==> run a: inputs <==
// top
module top(input clk, rst_raw, up, left, right, down, 
           input [15:0]switches, output dp,a,b,c,d,e,f,g, output [3:0]anode,
           output load_done, output reg fsm_done);
==> flow/config.mk <==
export PLATFORM = sky130hd
export DESIGN_NAME = top
export DESIGN_NICKNAME = top
export VERILOG_FILES = /design/flow/design.v
export SDC_FILE = /design/flow/constraint.sdc
export NUM_CORES = 4
export LEC_CHECK = 0
export ABC_AREA = 1
export CAP_MARGIN = 35
export CELL_PAD_IN_SITES_DETAIL_PLACEMENT = 2
export CELL_PAD_IN_SITES_GLOBAL_PLACEMENT = 1
export CORE_ASPECT_RATIO = 1.5
export CORE_MARGIN = 4
export CORE_UTILIZATION = 40
export CTS_CLUSTER_SIZE = 33
export GPL_ROUTABILITY_DRIVEN = 1
export GPL_TIMING_DRIVEN = 0
export MIN_ROUTING_LAYER = met2
export PLACE_DENSITY_LB_ADDON = 0.04
export SLEW_MARGIN = 20
==> flow/constraint.sdc <==
create_clock -name core_clock -period 3.21 [get_ports {clk}]
set_input_delay 0.6420 -clock core_clock [delete_from_list [all_inputs] [get_ports {clk}]]
set_output_delay 0.6420 -clock core_clock [all_outputs]
set_load 0.01 [all_outputs]
run.sh (not shown) runs the stock make flow with config.mk's settings and CLKGATE_MAP_FILE=.
==> run b: changes against run a <==
- ABC_AREA: 1 -> unset
- CAP_MARGIN: 35 -> 0
- CELL_PAD_IN_SITES_DETAIL_PLACEMENT: 2 -> unset
- CELL_PAD_IN_SITES_GLOBAL_PLACEMENT: 1 -> unset
- CORE_ASPECT_RATIO: 1.5 -> unset
- CORE_MARGIN: 4 -> 2
- CORE_UTILIZATION: 40 -> 71
- CTS_CLUSTER_SIZE: 33 -> 19
- GPL_ROUTABILITY_DRIVEN: 1 -> unset
- GPL_TIMING_DRIVEN: 0 -> unset
- MIN_ROUTING_LAYER: met2 -> unset
- PLACE_DENSITY_LB_ADDON: 0.04 -> unset
- SETUP_SLACK_MARGIN: unset -> -0.23
==> flow/constraint.sdc (replaced) <==
create_clock -name core_clock -period 2.36 [get_ports {clk}]
set_input_delay 0.4720 -clock core_clock [delete_from_list [all_inputs] [get_ports {clk}]]
set_output_delay 0.4720 -clock core_clock [all_outputs]
set_load 0.01 [all_outputs]
==> comparison table <==
                                                              run a                       run b
Status                             no timing/DRC/antenna violations  complete, but fails checks
Layout check failures                                             -        negative setup slack
Summed instance area of the synthesized netlist          11350 um^2                  11610 um^2
Top-count cell post-synth                                   nand2_1                      nor2_1
Non-clock inverter count                                        138                          57
Late-Pin Clk Latency                                        0.55 ns                     0.51 ns
Dominant class by area                             sequential cells         combinational gates
First-pass iteration count of the detailed router                 6                           5
Number of tap cells added at floorplan                          346                         216
Clk power                                                   3.00 mW                     3.79 mW
Number of global-route vias before repair                     15480                        9226
Combinational gate count                                        968                         844
Period minus WS final                                      2.896 ns                    2.450 ns
Smallest setup slack after layout                         0.3140 ns                 -0.08992 ns
Die y size                                                 214.3 um                    131.9 um

==> job 2559 <==
top again, from the RTL that the note above started with.
Design top, start of the top module:
module top(input clk, rst_raw, up, left, right, down, 
           input [15:0]switches, output dp,a,b,c,d,e,f,g, output [3:0]anode,
           output load_done, output reg fsm_done);
    wire [7:0] A, B;     
    wire [3:0] init_ram_addr, fsm_ram_addr, ram_addr;    
    wire [1:0] rf_w_addr;
    wire rf_w_en;
    wire ram_w_en, init_ram_w_en, fsm_ram_w_en;    
    wire [1:0] reg_r_addr1, reg_r_addr2, reg_r_addr3, reg_r_addr4;
    wire [7:0] init_w_ram_data, fsm_w_ram_data, 
               w_ram_data, r_ram_data;   
    wire acc_en, acc_clear;
    wire done;
    wire [3:0] pp0, pp1;  
    wire [1:0] A1, A2, B1, B2;   
    wire [4:0] acc;  
    wire [4:0] C11, C12, C21, C22;   
    wire up_clean, left_clean, rst, right_clean, down_clean;    
    reg load_en;
    reg load_button;     
    reg start_button;    
    reg C11_button, C12_button, C21_button, C22_button;  
    reg display;     
    debouncer udb(.clk(clk), .raw(up), .clean(up_clean)); 
    debouncer ldb(.clk(clk), .raw(left), .clean(left_clean)); 
  ...
Settings: LEC_CHECK=0, CAP_MARGIN=10, CELL_PAD_IN_SITES_DETAIL_PLACEMENT=1, CELL_PAD_IN_SITES_GLOBAL_PLACEMENT=2, CORE_ASPECT_RATIO=0.95, CORE_MARGIN=8, CORE_UTILIZATION=34, GPL_ROUTABILITY_DRIVEN=0, MAX_ROUTING_LAYER=met4, MIN_ROUTING_LAYER=met1, SETUP_SLACK_MARGIN=2.97, SLEW_MARGIN=25, TNS_END_PERCENT=45; clock period 10.0 ns.
==> inputs of job 632, as changes to job 2559 <==
Settings changed: CAP_MARGIN 10 to 20, CORE_ASPECT_RATIO 0.95 to default, CORE_MARGIN 8 to 2, CORE_UTILIZATION 34 to 40, GPL_ROUTABILITY_DRIVEN 0 to default, MAX_ROUTING_LAYER met4 to default, MIN_ROUTING_LAYER met1 to default, SETUP_SLACK_MARGIN 2.97 to default, SLEW_MARGIN 25 to 20, TNS_END_PERCENT 45 to default.
==> results <==
In final area, job 2559 and job 632 hardly differ.
Against job 2559, the clock skew of job 632 is higher by 0.0029 ns.
In job 2559 the worst hold slack is higher than in job 632, by 0.0014 ns.
Via count is about the same in job 632 and job 2559.
Clock power: job 632 is higher than job 2559 (about 10%).
==> figures <==
quantity                                              job 632    job 2559
Result of the run            no timing/DRC/antenna violations  no timing/DRC/antenna violations
Clk pwr                                               1.07 mW    0.976 mW
Largest stage delay, worst path                       0.62 ns     0.61 ns
Wire length of the first global-routing pass          45.0 mm     46.7 mm
Largest net degree at the start of global routing          74          58
Count of fill cells added during filler insertion        3135        3781
Post-layout instance count excluding filler cells        1598        1661
Combinational power                                   1.78 mW     1.80 mW
Area added between synthesis and finish                 14.0%       14.0%
Vias/cell                                                5.35        5.16
Final net count                                          1289        1292
Power is estimated from default activity; no workload was simulated.
